--- config.mk ---
export PLATFORM = sky130hd
export DESIGN_NAME = fpgaminer_top
export DESIGN_NICKNAME = fpgaminer_top
export VERILOG_FILES = /design/flow/design.v
export SDC_FILE = /design/flow/constraint.sdc
export NUM_CORES = 4
export LEC_CHECK = 0
export CAP_MARGIN = 20
export CELL_PAD_IN_SITES_GLOBAL_PLACEMENT = 1
export CORE_MARGIN = 2
export CORE_UTILIZATION = 65
export MAX_ROUTING_LAYER = met5
export PLACE_DENSITY_LB_ADDON = 0.2
export SLEW_MARGIN = 20
--- run.sh ---
#!/bin/bash
# the make line also repeats each setting of config.mk as NAME=value (left out here)
make -C /OpenROAD-flow-scripts/flow DESIGN_CONFIG=/design/flow/config.mk WORK_HOME=/design/flow/orfs CLKGATE_MAP_FILE= finish
--- design.v ---
`timescale 1ns/1ps
module e0 (x, y);
	input [31:0] x;
	output [31:0] y;
	assign y = {x[1:0],x[31:2]} ^ {x[12:0],x[31:13]} ^ {x[21:0],x[31:22]};
endmodule
module e1 (x, y);
	input [31:0] x;
	output [31:0] y;
	assign y = {x[5:0],x[31:6]} ^ {x[10:0],x[31:11]} ^ {x[24:0],x[31:25]};
endmodule
module ch (x, y, z, o);
	input [31:0] x, y, z;
	output [31:0] o;
	assign o = z ^ (x & (y ^ z));
endmodule
module maj (x, y, z, o);
	input [31:0] x, y, z;
	output [31:0] o;
	assign o = (x & y) | (z & (x | y));
endmodule
module s0 (x, y);
	input [31:0] x;
	output [31:0] y;
	assign y[31:29] = x[6:4] ^ x[17:15];
	assign y[28:0] = {x[3:0], x[31:7]} ^ {x[14:0],x[31:18]} ^ x[31:3];
endmodule
module s1 (x, y);
	input [31:0] x;
	output [31:0] y;
	assign y[31:22] = x[16:7] ^ x[18:9];
	assign y[21:0] = {x[6:0],x[31:17]} ^ {x[8:0],x[31:19]} ^ x[31:10];
endmodule
`timescale 1ns/1ps
module sha256_transform #(
	parameter LOOP = 6'd4
) (
	input clk,
	input feedback,
	input [5:0] cnt,
	input [255:0] rx_state,
	input [511:0] rx_input,
	output reg [255:0] tx_hash
);
	localparam Ks = {
		32'h428a2f98, 32'h71374491, 32'hb5c0fbcf, 32'he9b5dba5,
		32'h3956c25b, 32'h59f111f1, 32'h923f82a4, 32'hab1c5ed5,
		32'hd807aa98, 32'h12835b01, 32'h243185be, 32'h550c7dc3,
		32'h72be5d74, 32'h80deb1fe, 32'h9bdc06a7, 32'hc19bf174,
		32'he49b69c1, 32'hefbe4786, 32'h0fc19dc6, 32'h240ca1cc,
		32'h2de92c6f, 32'h4a7484aa, 32'h5cb0a9dc, 32'h76f988da,
		32'h983e5152, 32'ha831c66d, 32'hb00327c8, 32'hbf597fc7,
		32'hc6e00bf3, 32'hd5a79147, 32'h06ca6351, 32'h14292967,
		32'h27b70a85, 32'h2e1b2138, 32'h4d2c6dfc, 32'h53380d13,
		32'h650a7354, 32'h766a0abb, 32'h81c2c92e, 32'h92722c85,
		32'ha2bfe8a1, 32'ha81a664b, 32'hc24b8b70, 32'hc76c51a3,
		32'hd192e819, 32'hd6990624, 32'hf40e3585, 32'h106aa070,
		32'h19a4c116, 32'h1e376c08, 32'h2748774c, 32'h34b0bcb5,
		32'h391c0cb3, 32'h4ed8aa4a, 32'h5b9cca4f, 32'h682e6ff3,
		32'h748f82ee, 32'h78a5636f, 32'h84c87814, 32'h8cc70208,
		32'h90befffa, 32'ha4506ceb, 32'hbef9a3f7, 32'hc67178f2};
	genvar i;
	generate
		for (i = 0; i < 64/LOOP; i = i + 1) begin : HASHERS
			wire [511:0] W;
			wire [255:0] state;
			if(i == 0)
				sha256_digester U (
					.clk(clk),
					.k(Ks[32*(63-cnt) +: 32]),
					.rx_w(feedback ? W : rx_input),
					.rx_state(feedback ? state : rx_state),
					.tx_w(W),
					.tx_state(state)
				);
			else
				sha256_digester U (
					.clk(clk),
					.k(Ks[32*(63-LOOP*i-cnt) +: 32]),
					.rx_w(feedback ? W : HASHERS[i-1].W),
					.rx_state(feedback ? state : HASHERS[i-1].state),
					.tx_w(W),
					.tx_state(state)
				);
		end
	endgenerate
	always @ (posedge clk)
	begin
		if (!feedback)
		begin
			tx_hash[(((0)+1)*(32)-1):((0)*(32))] <= rx_state[(((0)+1)*(32)-1):((0)*(32))] + HASHERS[64/LOOP-6'd1].state[(((0)+1)*(32)-1):((0)*(32))];
			tx_hash[(((1)+1)*(32)-1):((1)*(32))] <= rx_state[(((1)+1)*(32)-1):((1)*(32))] + HASHERS[64/LOOP-6'd1].state[(((1)+1)*(32)-1):((1)*(32))];
			tx_hash[(((2)+1)*(32)-1):((2)*(32))] <= rx_state[(((2)+1)*(32)-1):((2)*(32))] + HASHERS[64/LOOP-6'd1].state[(((2)+1)*(32)-1):((2)*(32))];
			tx_hash[(((3)+1)*(32)-1):((3)*(32))] <= rx_state[(((3)+1)*(32)-1):((3)*(32))] + HASHERS[64/LOOP-6'd1].state[(((3)+1)*(32)-1):((3)*(32))];
			tx_hash[(((4)+1)*(32)-1):((4)*(32))] <= rx_state[(((4)+1)*(32)-1):((4)*(32))] + HASHERS[64/LOOP-6'd1].state[(((4)+1)*(32)-1):((4)*(32))];
			tx_hash[(((5)+1)*(32)-1):((5)*(32))] <= rx_state[(((5)+1)*(32)-1):((5)*(32))] + HASHERS[64/LOOP-6'd1].state[(((5)+1)*(32)-1):((5)*(32))];
			tx_hash[(((6)+1)*(32)-1):((6)*(32))] <= rx_state[(((6)+1)*(32)-1):((6)*(32))] + HASHERS[64/LOOP-6'd1].state[(((6)+1)*(32)-1):((6)*(32))];
			tx_hash[(((7)+1)*(32)-1):((7)*(32))] <= rx_state[(((7)+1)*(32)-1):((7)*(32))] + HASHERS[64/LOOP-6'd1].state[(((7)+1)*(32)-1):((7)*(32))];
		end
	end
endmodule
module sha256_digester (clk, k, rx_w, rx_state, tx_w, tx_state);
	input clk;
	input [31:0] k;
	input [511:0] rx_w;
	input [255:0] rx_state;
	output reg [511:0] tx_w;
	output reg [255:0] tx_state;
	wire [31:0] e0_w, e1_w, ch_w, maj_w, s0_w, s1_w;
	e0	e0_blk	(rx_state[(((0)+1)*(32)-1):((0)*(32))], e0_w);
	e1	e1_blk	(rx_state[(((4)+1)*(32)-1):((4)*(32))], e1_w);
	ch	ch_blk	(rx_state[(((4)+1)*(32)-1):((4)*(32))], rx_state[(((5)+1)*(32)-1):((5)*(32))], rx_state[(((6)+1)*(32)-1):((6)*(32))], ch_w);
	maj	maj_blk	(rx_state[(((0)+1)*(32)-1):((0)*(32))], rx_state[(((1)+1)*(32)-1):((1)*(32))], rx_state[(((2)+1)*(32)-1):((2)*(32))], maj_w);
	s0	s0_blk	(rx_w[63:32], s0_w);
	s1	s1_blk	(rx_w[479:448], s1_w);
	wire [31:0] t1 = rx_state[(((7)+1)*(32)-1):((7)*(32))] + e1_w + ch_w + rx_w[31:0] + k;
	wire [31:0] t2 = e0_w + maj_w;
	wire [31:0] new_w = s1_w + rx_w[319:288] + s0_w + rx_w[31:0];
	always @ (posedge clk)
	begin
		tx_w[511:480] <= new_w;
		tx_w[479:0] <= rx_w[511:32];
		tx_state[(((7)+1)*(32)-1):((7)*(32))] <= rx_state[(((6)+1)*(32)-1):((6)*(32))];
		tx_state[(((6)+1)*(32)-1):((6)*(32))] <= rx_state[(((5)+1)*(32)-1):((5)*(32))];
		tx_state[(((5)+1)*(32)-1):((5)*(32))] <= rx_state[(((4)+1)*(32)-1):((4)*(32))];
		tx_state[(((4)+1)*(32)-1):((4)*(32))] <= rx_state[(((3)+1)*(32)-1):((3)*(32))] + t1;
		tx_state[(((3)+1)*(32)-1):((3)*(32))] <= rx_state[(((2)+1)*(32)-1):((2)*(32))];
		tx_state[(((2)+1)*(32)-1):((2)*(32))] <= rx_state[(((1)+1)*(32)-1):((1)*(32))];
		tx_state[(((1)+1)*(32)-1):((1)*(32))] <= rx_state[(((0)+1)*(32)-1):((0)*(32))];
		tx_state[(((0)+1)*(32)-1):((0)*(32))] <= t1 + t2;
	end
endmodule
`timescale 1ns/1ps
module fpgaminer_top (clk, rst, midstate, data, mask, golden_nonce, golden_valid);
   parameter LOOP_LOG2 = 5;
   localparam [5:0] LOOP = (6'd1 << LOOP_LOG2);
   localparam [31:0] GOLDEN_NONCE_OFFSET = (32'd1 << (7 - LOOP_LOG2)) + 32'd1;
   input clk;
   input rst;
   input [255:0] midstate;
   input [95:0]  data;
   input [31:0]  mask;
   output reg [31:0] golden_nonce;
   output reg 	     golden_valid;
   reg [255:0] state;
   reg [511:0] data_r;
   reg [31:0]  nonce;
   wire        hash_clk = clk;
   wire [255:0] hash, hash2;
   reg [5:0] 	cnt;
   reg 		feedback;
   sha256_transform #(.LOOP(LOOP)) uut (
					.clk(hash_clk),
					.feedback(feedback),
					.cnt(cnt),
					.rx_state(state),
					.rx_input(data_r),
					.tx_hash(hash)
					);
   sha256_transform #(.LOOP(LOOP)) uut2 (
					 .clk(hash_clk),
					 .feedback(feedback),
					 .cnt(cnt),
					 .rx_state(256'h5be0cd191f83d9ab9b05688c510e527fa54ff53a3c6ef372bb67ae856a09e667),
					 .rx_input({256'h0000010000000000000000000000000000000000000000000000000080000000, hash}),
					 .tx_hash(hash2)
					 );
   reg [255:0] 	midstate_buf, data_buf;
   reg [31:0] 	mask_buf;
   reg 		is_golden_ticket;
   reg 		feedback_d1;
   reg [2:0] 	primed;
   wire [5:0] 	cnt_next;
   wire [31:0] 	nonce_next;
   wire 	feedback_next;
   wire 	reset = rst;
   assign cnt_next =  reset ? 6'd0 : (LOOP == 1) ? 6'd0 : (cnt + 6'd1) & (LOOP-1);
   assign feedback_next = (LOOP == 1) ? 1'b0 : (cnt_next != {(LOOP_LOG2){1'b0}});
   assign nonce_next =
		      reset ? 32'd0 :
		      feedback_next ? nonce : (nonce + 32'd1);
   always @ (posedge hash_clk)
     begin
	midstate_buf <= midstate;
	data_buf <= {160'd0, data};
	mask_buf <= mask;
	cnt <= cnt_next;
	feedback <= feedback_next;
	feedback_d1 <= feedback;
	state <= midstate_buf;
	data_r <= {384'h000002800000000000000000000000000000000000000000000000000000000000000000000000000000000080000000, nonce_next, data_buf[95:0]};
	nonce <= nonce_next;
	if (reset)
	  primed <= 3'd0;
	else if (!feedback_d1 && primed != 3'd6)
	  primed <= primed + 3'd1;
	is_golden_ticket <= ((hash2[255:224] & mask_buf) == 32'h00000000) && !feedback_d1 && (primed == 3'd6) && !reset;
	if(is_golden_ticket)
	  begin
	     if (LOOP == 1)
	       golden_nonce <= nonce - 32'd131;
	     else if (LOOP == 2)
	       golden_nonce <= nonce - 32'd66;
	     else
	       golden_nonce <= nonce - GOLDEN_NONCE_OFFSET;
	  end
	golden_valid <= is_golden_ticket && !reset;
     end
endmodule
--- constraint.sdc ---
create_clock -name core_clock -period 18.8 [get_ports {clk}]
set_input_delay 3.7600 -clock core_clock [delete_from_list [all_inputs] [get_ports {clk}]]
set_output_delay 3.7600 -clock core_clock [all_outputs]
set_load 0.01 [all_outputs]
==> summary.txt, run 1 <==
Number of violations of the max-capacitance limit = 0
Post-synth tally of flip-flops with integrated enable = 320
Post-synth area from yosys stat = 0.189 sq mm
Number of placed instances, taps included = 21.1k
Critical Path Fanout Max = 157
Die H = 544 um
Area growth, synth to finish = 12.5%
Combined area of all synthesized cells = 0.189 sq mm
Std-Cell Core Area = 0.290 sq mm
Worst clock skew = 0.0869 ns
Highest clock rate = 92.2 MHz
Post-synthesis xor/xnor area fraction = 0.0818
Initial antenna violation count = 56
Period Utilization, post-route = 0.577
Maximum count of clock buffers along a single path = 4
Final Slew Violations = 0
Result of the run = timing/DRC/antenna clean
Worst hold stages = 0
Buffer count from post-CTS setup fixing = 0
Hold EP = state[172]
Count of clock tree sinks = 4,172
Hold Worst Slack = 0.295 ns
Time the final worst path needs with I/O delays and setup = 10.85 ns
CP Class = reg -> reg
Antenna Nets Post-Route = 0
Global route total overflow = 0
Total die size = 0.295 sq mm
Kind of cell with the highest combined delay on the critical path = AND-OR/OR-AND gates
Placer Congestion = 1.07
Simple-gate area share of the yosys netlist = 0.0766
CTS-repair resized insts = 0
TritonCTS clock tree = yes
Path category of the worst min-delay check = reg -> reg
GRT Overall Usage = 0.429
Final Hold Fails = 0
Flops after synth = 4,172
Half-perimeter wire length after detailed placement = 512,000 um
Detail-routed net length per standard cell = 29.7 um
Worst Setup SP = feedback
Count of endpoints failing setup in the final report = 0
Via/cell ratio = 5.91
Prevailing logic family in the synthesized netlist = multiplexers
Fin worst setup slack = 7.95 ns
Sequential cell area = 0.0867 sq mm
Routed wire length = 649,000 um
Fraction of synthesized cell area taken by the top area cell type = 0.408
Total cells reported by yosys after synthesis = 17.0k
Endpoint of the worst register-to-register path = uut2.HASHERS[0].genblk1.U.tx_state[159]
Slowest library cell on the worst path = sky130_fd_sc_hd__mux2i_1
Number of placement rows = 198
Nets = 19.5k
Finished Layout Cells = 21.9k
Largest net degree at the start of global routing = 163
Most common cell in the synthesized netlist = sky130_fd_sc_hd__dfxtp_1
Termination of the worst setup path = uut2.HASHERS[0].genblk1.U.tx_state[159]
Register-to-Register Setup Slack = 7.95 ns
Startpoint of the worst-slack reg-to-reg timing path = feedback
DRT Pass-1 Iters = 8
Async SR Flop Fraction = 0
CTS Root Buffer Type = sky130_fd_sc_hd__clkbuf_16
Fa+ha+maj area frac = 0.132
Number of stages on the worst setup path = 33
Number of levels in the clock H-tree = 5
Synthesized net count = 18.9k
Sequential element share of the synthesized area = 0.458
Hold path startpoint = midstate_buf[172]
Number of buffers created by CTS = 403
Synth Instances = 17.0k
Fill cell count = 20.0k
DRC Markers = 0
Pre-CTS setup slack = 8.21 ns
Insertion delay of the later-clocked pin in the worst-skew pair = 0.99 ns
Critical path data required time = 19.67 ns
Multi-input logic area = 0.0941 sq mm
Compound Share, Synth = 0.0729
TNS Setup = 0 ns
I/O pin total = 419
Post-synthesis cell type count = 111
Unrepaired setup endpoints after global routing = false
Total number of warnings across the stage logs = 67
Peak per-stage delay on the critical path = 0.78 ns
Horizontal die dimension = 544 um
Data arrival time at the worst-slack endpoint = 11.72 ns
MUX area fraction = 0.132
Synth Area per Inst = 11.1 sq um
Leading area contributor after synthesis = sky130_fd_sc_hd__dfxtp_1
Hold buffer count at cts = 0
Kind of end point of the critical path = flip-flop
Wire length of the first global-routing pass = 900,000 um
Most used standard cells in the synthesized netlist = sky130_fd_sc_hd__dfxtp_1, sky130_fd_sc_hd__inv_1, sky130_fd_sc_hd__mux2_2
I/O Buffers = 418
Clock-pin slew of the registers on the worst-case setup and hold paths = 0.07 ns
Share of the core filled by cells before placement = 0.652
Top FF cell, synth = sky130_fd_sc_hd__dfxtp_1
Biggest area cells = sky130_fd_sc_hd__dfxtp_1, sky130_fd_sc_hd__mux2_2, sky130_fd_sc_hd__fa_1, sky130_fd_sc_hd__xnor2_1, sky130_fd_sc_hd__ha_1
Number of global-route vias before repair = 126k
Vias = 129k
Headroom to the max-slew limit = 0.146
Drt initial violations = 14.8k
Number of warnings printed during yosys synthesis = 3
Combined buffer and inverter count along the critical path = 5
Worst setup SP type = flip-flop
Depth of the most critical reg-to-reg path = 33
Worst Max-Slew Pin Slew = 1.28 ns
## metal layers
layer / vias to the layer above / share of wire / GRT usage
met2: 6785 / 0.42 / 0.633
met3: 1705 / 0.096 / 0.0945
met5: - / 0.00028 / 0
li1: 57800 / - / -
met4: 28 / 0.093 / 0.336
met1: 63100 / 0.39 / 0.547
## cell type report
type	count	area share
Sequential cell	4172	0.407
Clock inverter	204	0.0132
Clock buffer	554	0.0541
Multi-Input combinational cell	10600	0.442
Tap cell	3900	0.0229
Antenna cell	44	0.000517
Timing Repair Buffer	702	0.0301
Inverter	1677	0.0296
## per-stage QoR
step,util,cell area [sq um]
6_report,0.733,213000
5_1_grt,0.733,213000
4_1_cts,0.733,213000
3_5_place_dp,0.683,198000
3_3_place_gp,0.683,198000
2_1_floorplan,-,189000
==> run 2, diff against run 1 <==
ABC_AREA = 1   (was not set)
CELL_PAD_IN_SITES_GLOBAL_PLACEMENT = not set   (was 1)
CORE_ASPECT_RATIO = 0.99   (was not set)
CORE_UTILIZATION = 69   (was 65)
MAX_ROUTING_LAYER = not set   (was met5)
MIN_ROUTING_LAYER = met1   (was not set)
PLACE_DENSITY = 0.78   (was not set)
PLACE_DENSITY_LB_ADDON = not set   (was 0.2)
SETUP_SLACK_MARGIN = 1.64   (was not set)
clock period = 10.8 ns   (was 18.8 ns; I/O delays follow)
==> run 2 against run 1 <==
Die size fell by 3.1%; the flow now stops in 5_1_grt; area after synthesis grew 2.9%; synthesized cell count increased by 37%.
==> summary.txt, run 2 <==
First reported error = [ERROR GRT-0229] Vertical edge usage exceeds the maximum allowed. (9, 59) usage=65535 limit=2200
Stage at which the flow ended = 5_1_grt
Post-synthesis xor/xnor area fraction = 0.0746 (-0.00722)
Result of the run = did not finish
Post-synth tally of flip-flops with integrated enable = 320 (unchanged)
Compound Share, Synth = 0.0940 (+0.0211)
MUX area fraction = 0.00225 (-0.130)
Total die size = 0.286 sq mm (-3.1%)
Synth Area per Inst = 8.35 sq um (-25%)
Synth Instances = 23.3k (+37%)
Std-Cell Core Area = 0.281 sq mm (-3.1%)
Prevailing logic family in the synthesized netlist = simple AND/OR/NAND/NOR gates
Most used standard cells in the synthesized netlist = sky130_fd_sc_hd__nand2_1, sky130_fd_sc_hd__dfxtp_1, sky130_fd_sc_hd__inv_1
CTS Root Buffer Type = sky130_fd_sc_hd__clkbuf_16
I/O pin total = 419 (unchanged)
Post-synth area from yosys stat = 0.195 sq mm (+2.9%)
Maximum count of clock buffers along a single path = 4 (unchanged)
Half-perimeter wire length after detailed placement = 631,000 um (+23%)
Post-synthesis cell type count = 76 (-32%)
Share of the core filled by cells before placement = 0.692 (+0.0401)
Horizontal die dimension = 538 um (-1.1%)
Count of clock tree sinks = 4,172 (unchanged)
Number of warnings printed during yosys synthesis = 3 (unchanged)
Hold buffer count at cts = 0 (unchanged)
Total cells reported by yosys after synthesis = 23.3k (+37%)
Fraction of synthesized cell area taken by the top area cell type = 0.396 (-0.0113)
Number of placement rows = 194 (-2.0%)
Die H = 532 um (-2.0%)
Combined area of all synthesized cells = 0.195 sq mm (+2.9%)
Number of levels in the clock H-tree = 5 (unchanged)
Async SR Flop Fraction = 0 (unchanged)
Sequential element share of the synthesized area = 0.446 (-0.0127)
Synthesized net count = 25.2k (+33%)
Biggest area cells = sky130_fd_sc_hd__dfxtp_1, sky130_fd_sc_hd__nand2_1, sky130_fd_sc_hd__fa_1, sky130_fd_sc_hd__inv_1, sky130_fd_sc_hd__ha_1
Fa+ha+maj area frac = 0.128 (-0.00420)
Leading area contributor after synthesis = sky130_fd_sc_hd__dfxtp_1
Number of buffers created by CTS = 393 (-2.5%)
Most common cell in the synthesized netlist = sky130_fd_sc_hd__nand2_1
Simple-gate area share of the yosys netlist = 0.170 (+0.0931)
Top FF cell, synth = sky130_fd_sc_hd__dfxtp_1
Placer Congestion = 1.21 (+13%)
Flops after synth = 4,172 (unchanged)
I/O Buffers = 418 (unchanged)
[run 2: timing repair]
| item | 4_1_cts |
|---|---|
| setup buffers | 0 |
| gates resized | 2 |
| setup endpoints to repair | 5 |
[run 2: through the flow]
stage	util	setup WS, ns	std cells	hold slack, ns	area, sq um
detailed placement	0.718	1.48	27000	0.312	202000
floorplan	-	2.12	23300	0.310	195000
CTS	0.767	1.82	27700	0.241	216000
global placement	0.718	1.44	27000	0.311	202000
==> run 3, diff against run 2 <==
ABC_AREA = not set   (was 1)
CORE_ASPECT_RATIO = not set   (was 0.99)
CORE_UTILIZATION = 45   (was 69)
MIN_ROUTING_LAYER = not set   (was met1)
PLACE_DENSITY = 0.6   (was 0.78)
SETUP_SLACK_MARGIN = not set   (was 1.64)
clock period = 11.1 ns   (was 10.8 ns; I/O delays follow)
==> run 3 against run 2 <==
Now clean on timing, DRC and antenna; die size up 49%; synthesized cell count is 27% lower; area after synthesis down 2.8%.
==> summary.txt, run 3 <==
Endpoint of the worst register-to-register path = uut.HASHERS[1].genblk1.U.tx_state[158]
Count of endpoints failing setup in the final report = 0
Total cells reported by yosys after synthesis = 17.0k (-27%)
Nets = 19.7k
I/O Buffers = 418 (unchanged)
Worst Max-Slew Pin Slew = 1.28 ns
Result of the run = timing/DRC/antenna clean
Total number of warnings across the stage logs = 61
Post-synth area from yosys stat = 0.189 sq mm (-2.8%)
Hold Worst Slack = 0.282 ns
Share of the core filled by cells before placement = 0.451 (-0.241)
Maximum count of clock buffers along a single path = 4 (unchanged)
DRT Pass-1 Iters = 6
Fill cell count = 37.6k
Register-to-Register Setup Slack = 1.12 ns
Number of warnings printed during yosys synthesis = 3 (unchanged)
Biggest area cells = sky130_fd_sc_hd__dfxtp_1, sky130_fd_sc_hd__mux2_2, sky130_fd_sc_hd__fa_1, sky130_fd_sc_hd__xnor2_1, sky130_fd_sc_hd__ha_1
Headroom to the max-slew limit = 0.121
Number of stages on the worst setup path = 38
TritonCTS clock tree = yes
Synth Instances = 17.0k (-27%)
Number of placement rows = 238 (+23%)
Via/cell ratio = 5.27
Critical Path Fanout Max = 10
Worst clock skew = 0.0825 ns
Slowest library cell on the worst path = sky130_fd_sc_hd__a21oi_1
Number of levels in the clock H-tree = 5 (unchanged)
Sequential element share of the synthesized area = 0.458 (+0.0127)
Compound Share, Synth = 0.0729 (-0.0211)
Count of clock tree sinks = 4,172 (unchanged)
Period Utilization, post-route = 0.899
Kind of end point of the critical path = flip-flop
DRC Markers = 0
Time the final worst path needs with I/O delays and setup = 9.98 ns
Vias = 125k
Hold EP = data_r[81]
Simple-gate area share of the yosys netlist = 0.0766 (-0.0931)
Startpoint of the worst-slack reg-to-reg timing path = cnt[0]
Fraction of synthesized cell area taken by the top area cell type = 0.408 (+0.0113)
Async SR Flop Fraction = 0 (unchanged)
Largest net degree at the start of global routing = 145
Highest clock rate = 100 MHz
Peak per-stage delay on the critical path = 0.57 ns
Wire length of the first global-routing pass = 926,000 um
Horizontal die dimension = 652 um (+21%)
Die H = 652 um (+23%)
Insertion delay of the later-clocked pin in the worst-skew pair = 1.03 ns
Final Slew Violations = 0
Placer Congestion = 1.02 (-16%)
Top FF cell, synth = sky130_fd_sc_hd__dfxtp_1
Half-perimeter wire length after detailed placement = 555,000 um (-12%)
Depth of the most critical reg-to-reg path = 38
CTS Root Buffer Type = sky130_fd_sc_hd__clkbuf_16
Drt initial violations = 11.5k
Routed wire length = 675,000 um
Synthesized net count = 18.9k (-25%)
Data arrival time at the worst-slack endpoint = 10.86 ns
CTS-repair resized insts = 0 (-2)
Initial antenna violation count = 41
Post-synthesis xor/xnor area fraction = 0.0818 (+0.00722)
Detail-routed net length per standard cell = 28.5 um
Antenna Nets Post-Route = 0
Pre-CTS setup slack = 1.32 ns (-0.160 ns)
Critical path data required time = 11.97 ns
Combined buffer and inverter count along the critical path = 4
Hold path startpoint = data_buf[81]
Combined area of all synthesized cells = 0.189 sq mm (-2.8%)
Flops after synth = 4,172 (unchanged)
Termination of the worst setup path = uut.HASHERS[1].genblk1.U.tx_state[158]
Clock-pin slew of the registers on the worst-case setup and hold paths = 0.07 ns
Fa+ha+maj area frac = 0.132 (+0.00420)
Most used standard cells in the synthesized netlist = sky130_fd_sc_hd__dfxtp_1, sky130_fd_sc_hd__inv_1, sky130_fd_sc_hd__mux2_2
GRT Overall Usage = 0.310
Std-Cell Core Area = 0.420 sq mm (+49%)
Number of violations of the max-capacitance limit = 0
Post-synth tally of flip-flops with integrated enable = 320 (unchanged)
Hold buffer count at cts = 0 (unchanged)
Unrepaired setup endpoints after global routing = false
Top cell by count, worst path = sky130_fd_sc_hd__a21oi_1
Number of buffers created by CTS = 431 (+9.7%)
Leading area contributor after synthesis = sky130_fd_sc_hd__dfxtp_1
Number of global-route vias before repair = 122k
Most common cell in the synthesized netlist = sky130_fd_sc_hd__dfxtp_1
CP Class = reg -> reg
Total die size = 0.426 sq mm (+49%)
Post-synthesis cell type count = 111 (+46%)
Final core area utilization = 0.517
Worst Setup SP = cnt[0]
Area growth, synth to finish = 14.7%
Buffer count from post-CTS setup fixing = 0 (unchanged)
MUX area fraction = 0.132 (+0.130)
Final Hold Fails = 0
Worst setup SP type = flip-flop
Kind of cell with the highest combined delay on the critical path = AND-OR/OR-AND gates
Global route total overflow = 0
Fin worst setup slack = 1.12 ns
Synth Area per Inst = 11.1 sq um (+33%)
Path category of the worst min-delay check = reg -> reg
I/O pin total = 419 (unchanged)
TNS Setup = 0 ns
Worst hold stages = 0
Prevailing logic family in the synthesized netlist = multiplexers
==> run 3: layout make-up <==
| cell class | instances | area, sq um | area share |
|---|---|---|---|
| multi-input cells | 10600 | 94100 | 0.434 |
| flip-flops and latches | 4172 | 86700 | 0.400 |
| clock buffers | 609 | 12700 | 0.0587 |
| repair buffers | 846 | 7530 | 0.0347 |
| well taps | 5520 | 6910 | 0.0318 |
| inverters | 1677 | 6300 | 0.0290 |
| clock inverters | 197 | 2510 | 0.0116 |
| diodes | 55 | 138 | 0.000634 |
==> run 3: metrics by stage <==
step / area [sq um] / cells
CTS: 217000 / 23700
detailed placement: 202000 / 22800
floorplan: 189000 / 17000
global placement: 202000 / 22800
finish: 217000 / 23700
global route: 217000 / 23700
==> run 3: routing by layer <==
layer	global-route usage	up-vias	wire, um
met5	0	-	16
met4	0.184	4	48700
met3	0.0452	1072	42400
met2	0.481	4307	296000
met1	0.410	61200	288000
li1	-	58200	-
==> run 4, diff against run 3 <==
ABC_AREA = 0   (was not set)
CORE_ASPECT_RATIO = 0.99   (was not set)
CORE_UTILIZATION = 68   (was 45)
CTS_CLUSTER_SIZE = 16   (was not set)
MAX_ROUTING_LAYER = met4   (was not set)
MIN_ROUTING_LAYER = met1   (was not set)
PLACE_DENSITY = 0.61   (was 0.6)
SETUP_SLACK_MARGIN = 2.93   (was not set)
SLEW_MARGIN = 40   (was 20)
clock period = 9.97 ns   (was 11.1 ns; I/O delays follow)
==> run 4 against run 3 <==
The flow now stops in 5_1_grt; area after synthesis unchanged; die size is 34% lower; synthesized cell count unchanged.
==> summary.txt, run 4 <==
Top FF cell, synth = sky130_fd_sc_hd__dfxtp_1
Stage at which the flow ended = 5_1_grt
Sequential element share of the synthesized area = 0.458 (unchanged)
Post-synth tally of flip-flops with integrated enable = 320 (unchanged)
Most used standard cells in the synthesized netlist = sky130_fd_sc_hd__dfxtp_1, sky130_fd_sc_hd__inv_1, sky130_fd_sc_hd__mux2_2
Combined area of all synthesized cells = 0.189 sq mm (unchanged)
Compound Share, Synth = 0.0729 (unchanged)
MUX area fraction = 0.132 (unchanged)
Maximum count of clock buffers along a single path = 4 (unchanged)
Synth Instances = 17.0k (unchanged)
Placer Congestion = 1.13 (+12%)
I/O Buffers = 418 (unchanged)
Async SR Flop Fraction = 0 (unchanged)
Number of warnings printed during yosys synthesis = 3 (unchanged)
Fa+ha+maj area frac = 0.132 (unchanged)
Post-synthesis cell type count = 111 (unchanged)
Fraction of synthesized cell area taken by the top area cell type = 0.408 (unchanged)
Synth Area per Inst = 11.1 sq um (unchanged)
Simple-gate area share of the yosys netlist = 0.0766 (unchanged)
Total cells reported by yosys after synthesis = 17.0k (unchanged)
Count of clock tree sinks = 4,172 (unchanged)
Number of levels in the clock H-tree = 5 (unchanged)
Horizontal die dimension = 534 um (-18%)
Biggest area cells = sky130_fd_sc_hd__dfxtp_1, sky130_fd_sc_hd__mux2_2, sky130_fd_sc_hd__fa_1, sky130_fd_sc_hd__xnor2_1, sky130_fd_sc_hd__ha_1
I/O pin total = 419 (unchanged)
Leading area contributor after synthesis = sky130_fd_sc_hd__dfxtp_1
Post-synthesis xor/xnor area fraction = 0.0818 (unchanged)
Die H = 529 um (-19%)
Number of placement rows = 192 (-19%)
Number of buffers created by CTS = 394 (-8.6%)
Result of the run = did not finish
Most common cell in the synthesized netlist = sky130_fd_sc_hd__dfxtp_1
Half-perimeter wire length after detailed placement = 540,000 um (-2.7%)
CTS Root Buffer Type = sky130_fd_sc_hd__clkbuf_16
Post-synth area from yosys stat = 0.189 sq mm (unchanged)
Flops after synth = 4,172 (unchanged)
Std-Cell Core Area = 0.277 sq mm (-34%)
Total die size = 0.283 sq mm (-34%)
Synthesized net count = 18.9k (unchanged)
Prevailing logic family in the synthesized netlist = multiplexers
Share of the core filled by cells before placement = 0.684 (+0.233)
-- run 4: repair_timing --
action                     4_1_cts
buffers inserted               192
resized                        619
gates cloned                     6
hold buffers                     0
setup endpoints to repair      245
pin swaps                      248
-- run 4: metrics by stage --
step,area (sq um),std cells,setup slack [ns]
floorplan,190000,17000,1.86
CTS,219000,22000,1.79
detailed placement,200000,21100,0.495
global placement,200000,21100,0.508
==> run 5, diff against run 4 <==
ABC_AREA = not set   (was 0)
CORE_ASPECT_RATIO = not set   (was 0.99)
CORE_UTILIZATION = 65   (was 68)
CTS_CLUSTER_DIAMETER = 97   (was not set)
CTS_CLUSTER_SIZE = not set   (was 16)
MAX_ROUTING_LAYER = not set   (was met4)
MIN_ROUTING_LAYER = not set   (was met1)
PLACE_DENSITY = not set   (was 0.61)
SETUP_SLACK_MARGIN = -0.48   (was 2.93)
SLEW_MARGIN = 20   (was 40)
TNS_END_PERCENT = 5   (was not set)
clock period = 6.54 ns   (was 9.97 ns; I/O delays follow)
==> run 5 against run 4 <==
The run again fails in 5_1_grt; synthesized cell count unchanged; die size grew 4.6%; area after synthesis stayed put.
==> summary.txt, run 5 <==
Async SR Flop Fraction = 0 (unchanged)
Synth Area per Inst = 11.1 sq um (unchanged)
CTS Root Buffer Type = sky130_fd_sc_hd__clkbuf_16
Top FF cell, synth = sky130_fd_sc_hd__dfxtp_1
Post-synth tally of flip-flops with integrated enable = 320 (unchanged)
Total die size = 0.295 sq mm (+4.6%)
Flops after synth = 4,172 (unchanged)
Share of the core filled by cells before placement = 0.652 (-0.0326)
Compound Share, Synth = 0.0729 (unchanged)
Synth Instances = 17.0k (unchanged)
Total cells reported by yosys after synthesis = 17.0k (unchanged)
Horizontal die dimension = 544 um (+1.8%)
Sequential element share of the synthesized area = 0.458 (unchanged)
Number of placement rows = 198 (+3.1%)
Die H = 544 um (+2.8%)
Half-perimeter wire length after detailed placement = 578,000 um (+7.0%)
Prevailing logic family in the synthesized netlist = multiplexers
Combined area of all synthesized cells = 0.189 sq mm (unchanged)
Count of clock tree sinks = 4,172 (unchanged)
Fa+ha+maj area frac = 0.132 (unchanged)
Most common cell in the synthesized netlist = sky130_fd_sc_hd__dfxtp_1
Number of buffers created by CTS = 401 (+1.8%)
Placer Congestion = 1.09 (-4.3%)
Number of levels in the clock H-tree = 5 (unchanged)
Simple-gate area share of the yosys netlist = 0.0766 (unchanged)
Leading area contributor after synthesis = sky130_fd_sc_hd__dfxtp_1
Post-synthesis xor/xnor area fraction = 0.0818 (unchanged)
Hold buffer count at cts = 0 (unchanged)
Number of warnings printed during yosys synthesis = 3 (unchanged)
Stage at which the flow ended = 5_1_grt
Most used standard cells in the synthesized netlist = sky130_fd_sc_hd__dfxtp_1, sky130_fd_sc_hd__inv_1, sky130_fd_sc_hd__mux2_2
Post-synthesis cell type count = 111 (unchanged)
Fraction of synthesized cell area taken by the top area cell type = 0.408 (unchanged)
Post-synth area from yosys stat = 0.189 sq mm (unchanged)
Result of the run = did not finish
Biggest area cells = sky130_fd_sc_hd__dfxtp_1, sky130_fd_sc_hd__mux2_2, sky130_fd_sc_hd__fa_1, sky130_fd_sc_hd__xnor2_1, sky130_fd_sc_hd__ha_1
MUX area fraction = 0.132 (unchanged)
Maximum count of clock buffers along a single path = 4 (unchanged)
Synthesized net count = 18.9k (unchanged)
I/O Buffers = 418 (unchanged)
I/O pin total = 419 (unchanged)
Std-Cell Core Area = 0.290 sq mm (+5.0%)
[run 5: metrics by stage]
stage	hold WS, ns	instance area, sq um	utilization	setup slack (ns)	std cells
after CTS	0.302	236000	0.814	-1.48	24600
after detailed placement	0.312	220000	0.758	-2.29	23800
after global placement	0.310	220000	0.758	-2.17	23800
after floorplan	0.310	190000	-	-1.57	17000
[run 5: what timing repair did]
| action | in CTS |
|---|---|
| setup buffers | 50 |
| resized | 448 |
| pin swaps | 193 |
| endpoints found under the setup margin | 192 |
==> run 6, diff against run 5 <==
CORE_UTILIZATION = 72   (was 65)
CTS_CLUSTER_DIAMETER = not set   (was 97)
CTS_CLUSTER_SIZE = 42   (was not set)
SETUP_SLACK_MARGIN = not set   (was -0.48)
TNS_END_PERCENT = not set   (was 5)
clock period = 7.99 ns   (was 6.54 ns; I/O delays follow)
==> run 6 against run 5 <==
The flow again stops in 5_1_grt; die size fell by 9.7%; area after synthesis did not move; synthesized cell count did not move.
==> summary.txt, run 6 <==
Result of the run = did not finish
Stage at which the flow ended = 5_1_grt
First reported error = [ERROR GRT-0116] Global routing finished with congestion. Check the congestion regions in the DRC Viewer.
Number of buffers created by CTS = 393 (-2.0%)
Leading area contributor after synthesis = sky130_fd_sc_hd__dfxtp_1
Synth Instances = 17.0k (unchanged)
Share of the core filled by cells before placement = 0.723 (+0.0711)
Die H = 517 um (-4.9%)
Fraction of synthesized cell area taken by the top area cell type = 0.408 (unchanged)
Prevailing logic family in the synthesized netlist = multiplexers
Pre-CTS setup slack = -0.758 ns (+1.53 ns)
Flops after synth = 4,172 (unchanged)
Simple-gate area share of the yosys netlist = 0.0766 (unchanged)
Placer Congestion = 1.13 (+4.4%)
Top FF cell, synth = sky130_fd_sc_hd__dfxtp_1
Number of warnings printed during yosys synthesis = 3 (unchanged)
Most common cell in the synthesized netlist = sky130_fd_sc_hd__dfxtp_1
Post-synthesis cell type count = 111 (unchanged)
Async SR Flop Fraction = 0 (unchanged)
Global route total overflow = 27
Count of clock tree sinks = 4,172 (unchanged)
MUX area fraction = 0.132 (unchanged)
Total cells reported by yosys after synthesis = 17.0k (unchanged)
Synthesized net count = 18.9k (unchanged)
Number of placement rows = 188 (-5.1%)
Post-synth area from yosys stat = 0.189 sq mm (unchanged)
I/O pin total = 419 (unchanged)
Biggest area cells = sky130_fd_sc_hd__dfxtp_1, sky130_fd_sc_hd__mux2_2, sky130_fd_sc_hd__fa_1, sky130_fd_sc_hd__xnor2_1, sky130_fd_sc_hd__ha_1
I/O Buffers = 418 (unchanged)
Maximum count of clock buffers along a single path = 4 (unchanged)
Most used standard cells in the synthesized netlist = sky130_fd_sc_hd__dfxtp_1, sky130_fd_sc_hd__inv_1, sky130_fd_sc_hd__mux2_2
Post-synthesis xor/xnor area fraction = 0.0818 (unchanged)
Horizontal die dimension = 517 um (-4.9%)
Compound Share, Synth = 0.0729 (unchanged)
Std-Cell Core Area = 0.262 sq mm (-9.8%)
Fa+ha+maj area frac = 0.132 (unchanged)
Synth Area per Inst = 11.1 sq um (unchanged)
GRT Overall Usage = 0.660
Post-synth tally of flip-flops with integrated enable = 320 (unchanged)
Half-perimeter wire length after detailed placement = 549,000 um (-5.0%)
Sequential element share of the synthesized area = 0.458 (unchanged)
Number of levels in the clock H-tree = 5 (unchanged)
CTS Root Buffer Type = sky130_fd_sc_hd__clkbuf_16
Combined area of all synthesized cells = 0.189 sq mm (unchanged)
Total die size = 0.267 sq mm (-9.7%)
Hold buffer count at cts = 0 (unchanged)
==> run 6: what timing repair did <==
item | in CTS
endpoints found under the hold margin | 0
cloned | 1
resized | 345
endpoints found under the setup margin | 92
setup buffers | 51
pin swaps | 189
==> run 6: stage by stage <==
| step | util | cells | hold WS [ns] | instance area [sq um] |
|---|---|---|---|---|
| after floorplan | - | 17000 | 0.310 | 190000 |
| after global placement | 0.804 | 22300 | 0.310 | 211000 |
| after detailed placement | 0.804 | 22300 | 0.312 | 211000 |
| after CTS | 0.866 | 23100 | 0.290 | 227000 |
==> run 6: metal layers <==
layer / GRT usage / GRT overflow
met5: 0.203 / 1
met4: 0.669 / 15
met3: 0.425 / 8
met2: 0.855 / 3
met1: 0.684 / 0
==> run 7, diff against run 6 <==
CORE_UTILIZATION = 66   (was 72)
CTS_CLUSTER_SIZE = not set   (was 42)
MAX_ROUTING_LAYER = met4   (was not set)
SETUP_SLACK_MARGIN = 1.0   (was not set)
clock period = 7.96 ns   (was 7.99 ns; I/O delays follow)
==> run 7 against run 6 <==
The run again fails in 5_1_grt; area after synthesis did not move; die size rose by 9.0%; synthesized cell count did not move.
==> summary.txt, run 7 <==
Hold buffer count at cts = 0 (unchanged)
Share of the core filled by cells before placement = 0.663 (-0.0593)
GRT Overall Usage = 0.616
Combined area of all synthesized cells = 0.189 sq mm (unchanged)
Most common cell in the synthesized netlist = sky130_fd_sc_hd__dfxtp_1
Number of buffers created by CTS = 402 (+2.3%)
Synth Area per Inst = 11.1 sq um (unchanged)
Number of placement rows = 196 (+4.3%)
Pre-CTS setup slack = -0.944 ns (-0.186 ns)
Most used standard cells in the synthesized netlist = sky130_fd_sc_hd__dfxtp_1, sky130_fd_sc_hd__inv_1, sky130_fd_sc_hd__mux2_2
Total cells reported by yosys after synthesis = 17.0k (unchanged)
Post-synth area from yosys stat = 0.189 sq mm (unchanged)
Prevailing logic family in the synthesized netlist = multiplexers
Number of warnings printed during yosys synthesis = 3 (unchanged)
Count of clock tree sinks = 4,172 (unchanged)
Top FF cell, synth = sky130_fd_sc_hd__dfxtp_1
Placer Congestion = 1.11 (-1.7%)
Flops after synth = 4,172 (unchanged)
Leading area contributor after synthesis = sky130_fd_sc_hd__dfxtp_1
Fraction of synthesized cell area taken by the top area cell type = 0.408 (unchanged)
Maximum count of clock buffers along a single path = 4 (unchanged)
Number of placed instances, taps included = 22.8k (+2.0%)
Async SR Flop Fraction = 0 (unchanged)
Post-synthesis xor/xnor area fraction = 0.0818 (unchanged)
First reported error = [ERROR GRT-0232] Routing congestion too high. Check the congestion heatmap in the GUI.
I/O pin total = 419 (unchanged)
MUX area fraction = 0.132 (unchanged)
Post-synth tally of flip-flops with integrated enable = 320 (unchanged)
Post-synthesis cell type count = 111 (unchanged)
Horizontal die dimension = 539 um (+4.4%)
Global route total overflow = 97
CTS Root Buffer Type = sky130_fd_sc_hd__clkbuf_16
Result of the run = did not finish
Synth Instances = 17.0k (unchanged)
Half-perimeter wire length after detailed placement = 559,000 um (+1.8%)
Compound Share, Synth = 0.0729 (unchanged)
Std-Cell Core Area = 0.285 sq mm (+8.9%)
I/O Buffers = 418 (unchanged)
Simple-gate area share of the yosys netlist = 0.0766 (unchanged)
Stage at which the flow ended = 5_1_grt
Synthesized net count = 18.9k (unchanged)
Number of levels in the clock H-tree = 5 (unchanged)
Sequential element share of the synthesized area = 0.458 (unchanged)
Biggest area cells = sky130_fd_sc_hd__dfxtp_1, sky130_fd_sc_hd__mux2_2, sky130_fd_sc_hd__fa_1, sky130_fd_sc_hd__xnor2_1, sky130_fd_sc_hd__ha_1
Die H = 539 um (+4.4%)
Fa+ha+maj area frac = 0.132 (unchanged)
Total die size = 0.291 sq mm (+9.0%)
run 7: metal layers:
metal | GRT overflow | GRT usage
met5 | - | -
met1 | 8 | 0.667
met2 | 44 | 0.816
met3 | 11 | 0.312
met4 | 34 | 0.556
run 7: per-stage QoR:
| step | setup TNS, ns | area [sq um] | utilization | hold slack (ns) |
|---|---|---|---|---|
| 4_1_cts | -0.377 | 231000 | 0.810 | 0.280 |
| 3_5_place_dp | -32.66 | 213000 | 0.745 | 0.312 |
| 3_3_place_gp | -23.41 | 213000 | 0.745 | 0.310 |
| 2_1_floorplan | -1.30 | 190000 | - | 0.310 |
run 7: timing repair:
item / 4_1_cts
pin swaps: 246
gates resized: 677
setup endpoints to repair: 198
setup buffers: 127
cloned: 1
==> run 8, diff against run 7 <==
CORE_UTILIZATION = 45   (was 66)
MAX_ROUTING_LAYER = not set   (was met4)
PLACE_DENSITY = 0.6   (was not set)
SETUP_SLACK_MARGIN = 0.62   (was 1.0)
clock period = 10.9 ns   (was 7.96 ns; I/O delays follow)
==> run 8 against run 7 <==
The run now finishes clean; synthesized cell count stayed put; die size is 46% higher; area after synthesis stayed put.
==> summary.txt, run 8 <==
Worst hold stages = 0
Fa+ha+maj area frac = 0.132 (unchanged)
Hold EP = state[27]
Combined buffer and inverter count along the critical path = 5
Number of placement rows = 238 (+21%)
Via/cell ratio = 5.24
Area growth, synth to finish = 14.8%
Std-Cell Core Area = 0.420 sq mm (+47%)
Hold path startpoint = midstate_buf[27]
Depth of the most critical reg-to-reg path = 36
Die H = 652 um (+21%)
Worst setup SP type = flip-flop
Final Hold Fails = 0
Kind of cell with the highest combined delay on the critical path = AND-OR/OR-AND gates
Critical Path Fanout Max = 13
Number of warnings printed during yosys synthesis = 3 (unchanged)
CP Class = reg -> reg
Compound Share, Synth = 0.0729 (unchanged)
Insertion delay of the later-clocked pin in the worst-skew pair = 1.03 ns
Kind of end point of the critical path = flip-flop
Prevailing logic family in the synthesized netlist = multiplexers
Share of the core filled by cells before placement = 0.451 (-0.212)
Placer Congestion = 1.00 (-10%)
Unrepaired setup endpoints after global routing = false
Async SR Flop Fraction = 0 (unchanged)
Number of levels in the clock H-tree = 5 (unchanged)
Buffer count from post-CTS setup fixing = 0 (-100%)
Post-synthesis xor/xnor area fraction = 0.0818 (unchanged)
Met3 routed wirelength = 38,500 um
Pre-CTS setup slack = 0.876 ns (+1.82 ns)
Highest routed metal layer = met5
TritonCTS clock tree = yes
Fraction of synthesized cell area taken by the top area cell type = 0.408 (unchanged)
TNS Setup = 0 ns
Termination of the worst setup path = uut.HASHERS[0].genblk1.U.tx_state[159]
Top cell by count, worst path = sky130_fd_sc_hd__a21oi_1
Result of the run = timing/DRC/antenna clean
Post-synthesis cell type count = 111 (unchanged)
Largest net degree at the start of global routing = 164
Total number of warnings across the stage logs = 64
Combined area of all synthesized cells = 0.189 sq mm (unchanged)
Global route total overflow = 0
Data arrival time at the worst-slack endpoint = 10.74 ns
Nets = 19.7k
DRC Markers = 0
Hold Worst Slack = 0.304 ns
Clock-pin slew of the registers on the worst-case setup and hold paths = 0.06 ns
I/O Buffers = 418 (unchanged)
Post-synth area from yosys stat = 0.189 sq mm (unchanged)
Antenna Nets Post-Route = 0
Headroom to the max-slew limit = 0.129
Highest clock rate = 101 MHz
Maximum count of clock buffers along a single path = 4 (unchanged)
Wire length of the first global-routing pass = 930,000 um
Hold buffer count at cts = 0 (unchanged)
I/O pin total = 419 (unchanged)
DRT Pass-1 Iters = 6
Worst Setup SP = cnt[1]
Number of global-route vias before repair = 122k
Total cells reported by yosys after synthesis = 17.0k (unchanged)
Most used standard cells in the synthesized netlist = sky130_fd_sc_hd__dfxtp_1, sky130_fd_sc_hd__inv_1, sky130_fd_sc_hd__mux2_2
Startpoint of the worst-slack reg-to-reg timing path = cnt[1]
Half-perimeter wire length after detailed placement = 558,000 um (-0.14%)
Worst Max-Slew Pin Slew = 1.27 ns
Vias = 124k
Number of violations of the max-capacitance limit = 0
Path category of the worst min-delay check = reg -> reg
Worst clock skew = 0.0844 ns
Flops after synth = 4,172 (unchanged)
Synth Area per Inst = 11.1 sq um (unchanged)
Most common cell in the synthesized netlist = sky130_fd_sc_hd__dfxtp_1
Critical path data required time = 11.76 ns
Count of clock tree sinks = 4,172 (unchanged)
Register-to-Register Setup Slack = 1.02 ns
Synth Instances = 17.0k (unchanged)
Period Utilization, post-route = 0.906
Horizontal die dimension = 652 um (+21%)
Routed wire length = 679,000 um
Sequential element share of the synthesized area = 0.458 (unchanged)
Total die size = 0.426 sq mm (+46%)
Time the final worst path needs with I/O delays and setup = 9.88 ns
Final Slew Violations = 0
Peak per-stage delay on the critical path = 0.77 ns
Drt initial violations = 11.5k
Detail-routed net length per standard cell = 28.6 um
Leading area contributor after synthesis = sky130_fd_sc_hd__dfxtp_1
Synthesized net count = 18.9k (unchanged)
Number of placed instances, taps included = 22.9k (+0.39%)
CTS Root Buffer Type = sky130_fd_sc_hd__clkbuf_16
Simple-gate area share of the yosys netlist = 0.0766 (unchanged)
Biggest area cells = sky130_fd_sc_hd__dfxtp_1, sky130_fd_sc_hd__mux2_2, sky130_fd_sc_hd__fa_1, sky130_fd_sc_hd__xnor2_1, sky130_fd_sc_hd__ha_1
Final core area utilization = 0.518
Number of buffers created by CTS = 436 (+8.5%)
Finished Layout Cells = 23.7k
Endpoint of the worst register-to-register path = uut.HASHERS[0].genblk1.U.tx_state[159]
Number of stages on the worst setup path = 36
Routed wl met2 = 296,000 um
Top FF cell, synth = sky130_fd_sc_hd__dfxtp_1
Slowest library cell on the worst path = sky130_fd_sc_hd__xnor2_1
Initial antenna violation count = 47
CTS-repair resized insts = 0 (-100%)
MUX area fraction = 0.132 (unchanged)
Post-synth tally of flip-flops with integrated enable = 320 (unchanged)
Count of endpoints failing setup in the final report = 0
GRT Overall Usage = 0.311
Fin worst setup slack = 1.02 ns
Routed length on met1 = 294,000 um
## run 8: final cells by class
type	instances	area, sq um
repair buffers	863	7720
well taps	5520	6910
clock buffers	620	12900
flip-flops and latches	4172	86700
diodes	70	175
multi-input cells	10600	94100
fillers	37600	202000
clock inverters	189	2430
inverters	1677	6310
## run 8: stage by stage
stage	cell area [sq um]
final	217000
after global routing	217000
after CTS	217000
after detailed placement	202000
after global placement	202000
after floorplan	189000
## run 8: layer usage
layer	GRT usage	up-vias
met5	0	-
met4	0.194	6
met3	0.0394	1107
met2	0.479	4075
met1	0.416	60800
li1	-	58300
==> run 9, diff against run 8 <==
CELL_PAD_IN_SITES_GLOBAL_PLACEMENT = 2   (was not set)
CORE_ASPECT_RATIO = 1.78   (was not set)
CORE_UTILIZATION = 17   (was 45)
CTS_CLUSTER_SIZE = 88   (was not set)
GPL_ROUTABILITY_DRIVEN = 1   (was not set)
GPL_TIMING_DRIVEN = 0   (was not set)
MAX_ROUTING_LAYER = met5   (was not set)
MIN_ROUTING_LAYER = met1   (was not set)
PLACE_DENSITY = not set   (was 0.6)
PLACE_DENSITY_LB_ADDON = 0.1   (was not set)
SETUP_SLACK_MARGIN = 0.5   (was 0.62)
SLEW_MARGIN = 40   (was 20)
clock period = 6.21 ns   (was 10.9 ns; I/O delays follow)
==> run 9 against run 8 <==
The layout now fails its checks (negative setup slack); first-iteration DRC count decreased by 42%; worst hold slack got worse by 0.018 ns; global-route usage decreased by 8.0 points; synthesized cell count unchanged.
==> summary.txt, run 9 <==
Global route total overflow = 0 (unchanged)
Pre-CTS setup slack = -9.25 ns (-10.13 ns)
Synth Instances = 17.0k (unchanged)
Nets = 20.9k (+6.4%)
Depth of the most critical reg-to-reg path = 44 (+22%)
Slowest library cell on the worst path = sky130_fd_sc_hd__fa_1
Worst Setup SP = feedback
Maximum count of clock buffers along a single path = 5 (+1)
Startpoint of the worst-slack reg-to-reg timing path = feedback
Kind of cell with the highest combined delay on the critical path = buffers and inverters
DRC Markers = 0 (unchanged)
Count of clock tree sinks = 4,172 (unchanged)
Worst hold stages = 0 (unchanged)
Final Slew Violations = 0 (unchanged)
Critical path data required time = 7.31 ns (-4.45 ns)
Termination of the worst setup path = uut.HASHERS[0].genblk1.U.tx_state[30]
Headroom to the max-slew limit = 0.335 (+0.205)
Top FF cell, synth = sky130_fd_sc_hd__dfxtp_1
MUX area fraction = 0.132 (unchanged)
Total number of warnings across the stage logs = 49 (-23%)
Number of levels in the clock H-tree = 5 (unchanged)
Total die size = 1.12 sq mm (+160%)
Synthesized net count = 18.9k (unchanged)
Fill cell count = 119k (+220%)
Endpoint of the worst register-to-register path = uut.HASHERS[0].genblk1.U.tx_state[30]
Total cells reported by yosys after synthesis = 17.0k (unchanged)
Layout check faults = negative setup slack
Count of endpoints failing setup in the final report = 330 (+330)
Placer Congestion = 0.997 (-0.55%)
Wire length of the first global-routing pass = 1,650,000 um (+77%)
Post-synthesis cell type count = 111 (unchanged)
Std-Cell Core Area = 1.11 sq mm (+160%)
Horizontal die dimension = 795 um (+22%)
Number of global-route vias before repair = 143k (+18%)
Top cell by count, worst path = sky130_fd_sc_hd__buf_16
Hold Worst Slack = 0.286 ns (-0.0177 ns)
Most common cell in the synthesized netlist = sky130_fd_sc_hd__dfxtp_1
Number of violations of the max-capacitance limit = 0 (unchanged)
Final Hold Fails = 0 (unchanged)
Fa+ha+maj area frac = 0.132 (unchanged)
Unrepaired setup endpoints after global routing = true
Worst clock skew = 0.161 ns (+0.0763 ns)
Period Utilization, post-route = 1.57 (+0.663)
Highest clock rate = 103 MHz (+1.3%)
Async SR Flop Fraction = 0 (unchanged)
Area growth, synth to finish = 38.0%
Post-synthesis xor/xnor area fraction = 0.0818 (unchanged)
Post-synth tally of flip-flops with integrated enable = 320 (unchanged)
Routed wire length = 1,330,000 um (+97%)
Sequential element share of the synthesized area = 0.458 (unchanged)
Critical Path Fanout Max = 5 (-8)
I/O pin total = 419 (unchanged)
Finished Layout Cells = 34.5k (+45%)
Antenna Nets Post-Route = 0 (unchanged)
Most used standard cells in the synthesized netlist = sky130_fd_sc_hd__dfxtp_1, sky130_fd_sc_hd__inv_1, sky130_fd_sc_hd__mux2_2
Compound Share, Synth = 0.0729 (unchanged)
Insertion delay of the later-clocked pin in the worst-skew pair = 1.29 ns (+0.26 ns)
Final core area utilization = 0.235 (-0.283)
Biggest area cells = sky130_fd_sc_hd__dfxtp_1, sky130_fd_sc_hd__mux2_2, sky130_fd_sc_hd__fa_1, sky130_fd_sc_hd__xnor2_1, sky130_fd_sc_hd__ha_1
Clock-pin slew of the registers on the worst-case setup and hold paths = 0.07 ns (about the same)
Register-to-Register Setup Slack = -3.54 ns (-4.56 ns)
Number of placement rows = 517 (+120%)
Hold path startpoint = midstate_buf[192]
Prevailing logic family in the synthesized netlist = multiplexers
Synth Area per Inst = 11.1 sq um (unchanged)
Hold EP = state[192]
Share of the core filled by cells before placement = 0.170 (-0.281)
Path category of the worst min-delay check = reg -> reg
Fin worst setup slack = -3.54 ns (-4.56 ns)
Drt initial violations = 6,720 (-42%)
GRT Overall Usage = 0.232 (-0.0797)
Number of buffers created by CTS = 471 (+8.0%)
Data arrival time at the worst-slack endpoint = 10.85 ns (+0.11 ns)
Worst Max-Slew Pin Slew = 0.987 ns (-0.282 ns)
Die H = 1410 um (+120%)
Initial antenna violation count = 158 (+240%)
Number of warnings printed during yosys synthesis = 3 (unchanged)
CTS Root Buffer Type = sky130_fd_sc_hd__clkbuf_16
CP Class = reg -> reg
Worst setup SP type = flip-flop
Number of stages on the worst setup path = 44 (+22%)
Peak per-stage delay on the critical path = 0.52 ns (-0.25 ns)
DRT Pass-1 Iters = 5 (-1)
I/O Buffers = 417 (-0.24%)
Combined area of all synthesized cells = 0.189 sq mm (unchanged)
Fraction of synthesized cell area taken by the top area cell type = 0.408 (unchanged)
Post-synth area from yosys stat = 0.189 sq mm (unchanged)
Combined buffer and inverter count along the critical path = 21 (+16)
TritonCTS clock tree = yes
Largest net degree at the start of global routing = 76 (-54%)
Time the final worst path needs with I/O delays and setup = 9.75 ns (-0.131 ns)
Vias = 133k (+7.3%)
Flops after synth = 4,172 (unchanged)
Result of the run = finished with violations
Detail-routed net length per standard cell = 38.7 um (+35%)
Number of placed instances, taps included = 32.6k (+43%)
Via/cell ratio = 3.87 (-26%)
Simple-gate area share of the yosys netlist = 0.0766 (unchanged)
Half-perimeter wire length after detailed placement = 1,140,000 um (+100%)
Kind of end point of the critical path = flip-flop
Leading area contributor after synthesis = sky130_fd_sc_hd__dfxtp_1
-- run 9: cell type report --
cell class | count | area (sq um) | share of cell area
repair buffers | 1553 | 18700 | 0.0716
plain buffers | 541 | 4640 | 0.0178
inverters | 1677 | 6370 | 0.0244
flip-flops and latches | 4172 | 86700 | 0.332
multi-input cells | 10600 | 109000 | 0.417
clock inverters | 226 | 2930 | 0.0112
clock buffers | 650 | 13500 | 0.0519
well taps | 14800 | 18500 | 0.0709
diodes | 267 | 668 | 0.00256
-- run 9: stage by stage --
stage / instance area (sq um) / setup TNS (ns)
floorplan: 190000 / -171.01
global placement: 213000 / -4104.24
detailed placement: 226000 / -2273.64
CTS: 254000 / -663.73
global route: 261000 / -613.19
finish: 261000 / -598.79
-- run 9: routing by layer --
metal	part of all wire	routed length (um)	track usage
met5	0.000067	90	0
met4	0.10	135000	0.182
met3	0.024	32400	0.0204
met2	0.55	739000	0.462
met1	0.32	428000	0.213
-- run 9: what timing repair did --
item / in CTS / in global routing
resized: 1403 / 737
hold buffers: 0 / 0
buffers inserted: 496 / 281
cloned: 3 / 2
setup endpoints to repair: 1144 / 356
pin swaps: 412 / 470
==> run 10, diff against run 9 <==
CELL_PAD_IN_SITES_GLOBAL_PLACEMENT = not set   (was 2)
CORE_ASPECT_RATIO = not set   (was 1.78)
CORE_UTILIZATION = 65   (was 17)
CTS_CLUSTER_DIAMETER = 32   (was not set)
CTS_CLUSTER_SIZE = not set   (was 88)
GPL_ROUTABILITY_DRIVEN = not set   (was 1)
GPL_TIMING_DRIVEN = not set   (was 0)
MAX_ROUTING_LAYER = not set   (was met5)
MIN_ROUTING_LAYER = not set   (was met1)
PLACE_DENSITY_LB_ADDON = not set   (was 0.1)
SETUP_SLACK_MARGIN = -0.49   (was 0.5)
SLEW_MARGIN = 20   (was 40)
TNS_END_PERCENT = 5   (was not set)
clock period = 6.54 ns   (was 6.21 ns; I/O delays follow)
==> run 10 against run 9 <==
Area after synthesis is the same; die size shrank 74%; synthesized cell count is the same; the run now fails in 5_1_grt.
==> summary.txt, run 10 <==
Number of buffers created by CTS = 615 (+31%)
Async SR Flop Fraction = 0 (unchanged)
Post-synthesis xor/xnor area fraction = 0.0818 (unchanged)
Global route total overflow = 14
Number of warnings printed during yosys synthesis = 3 (unchanged)
Half-perimeter wire length after detailed placement = 578,000 um (-49%)
I/O Buffers = 418 (+0.24%)
CTS Root Buffer Type = sky130_fd_sc_hd__clkbuf_16
Leading area contributor after synthesis = sky130_fd_sc_hd__dfxtp_1
Compound Share, Synth = 0.0729 (unchanged)
Flops after synth = 4,172 (unchanged)
Combined area of all synthesized cells = 0.189 sq mm (unchanged)
Stage at which the flow ended = 5_1_grt
Placer Congestion = 1.09 (+8.9%)
MUX area fraction = 0.132 (unchanged)
Most used standard cells in the synthesized netlist = sky130_fd_sc_hd__dfxtp_1, sky130_fd_sc_hd__inv_1, sky130_fd_sc_hd__mux2_2
Total cells reported by yosys after synthesis = 17.0k (unchanged)
Most common cell in the synthesized netlist = sky130_fd_sc_hd__dfxtp_1
Post-synth tally of flip-flops with integrated enable = 320 (unchanged)
Synth Instances = 17.0k (unchanged)
Maximum count of clock buffers along a single path = 4 (-1)
Std-Cell Core Area = 0.290 sq mm (-74%)
Horizontal die dimension = 544 um (-32%)
Total die size = 0.295 sq mm (-74%)
Post-synthesis cell type count = 111 (unchanged)
Synthesized net count = 18.9k (unchanged)
Number of placed instances, taps included = 23.8k (-27%)
Sequential element share of the synthesized area = 0.458 (unchanged)
Prevailing logic family in the synthesized netlist = multiplexers
Die H = 544 um (-61%)
Fa+ha+maj area frac = 0.132 (unchanged)
Number of levels in the clock H-tree = 6 (+1)
Simple-gate area share of the yosys netlist = 0.0766 (unchanged)
Synth Area per Inst = 11.1 sq um (unchanged)
Post-synth area from yosys stat = 0.189 sq mm (unchanged)
Top FF cell, synth = sky130_fd_sc_hd__dfxtp_1
I/O pin total = 419 (unchanged)
Number of placement rows = 198 (-62%)
Count of clock tree sinks = 4,172 (unchanged)
Result of the run = did not finish
Fraction of synthesized cell area taken by the top area cell type = 0.408 (unchanged)
First reported error = [ERROR GRT-0232] Routing congestion too high. Check the congestion heatmap in the GUI.
Share of the core filled by cells before placement = 0.652 (+0.481)
GRT Overall Usage = 0.611
Biggest area cells = sky130_fd_sc_hd__dfxtp_1, sky130_fd_sc_hd__mux2_2, sky130_fd_sc_hd__fa_1, sky130_fd_sc_hd__xnor2_1, sky130_fd_sc_hd__ha_1
## run 10: repair_timing
| item | CTS |
|---|---|
| gates resized | 355 |
| endpoints found under the setup margin | 210 |
| hold buffers | 0 |
| setup buffers | 52 |
| pin swaps | 131 |
## run 10: routing by layer
layer  overflow  track usage
met1          0        0.653
met2          1        0.825
met3          7        0.334
met4          6        0.599
met5          0        0.168
## run 10: metrics by stage
step	setup TNS [ns]	area [sq um]	worst slack (ns)
floorplan	-130.00	190000	-1.57
global placement	-221.74	220000	-2.17
detailed placement	-245.24	220000	-2.29
CTS	-176.60	244000	-1.59
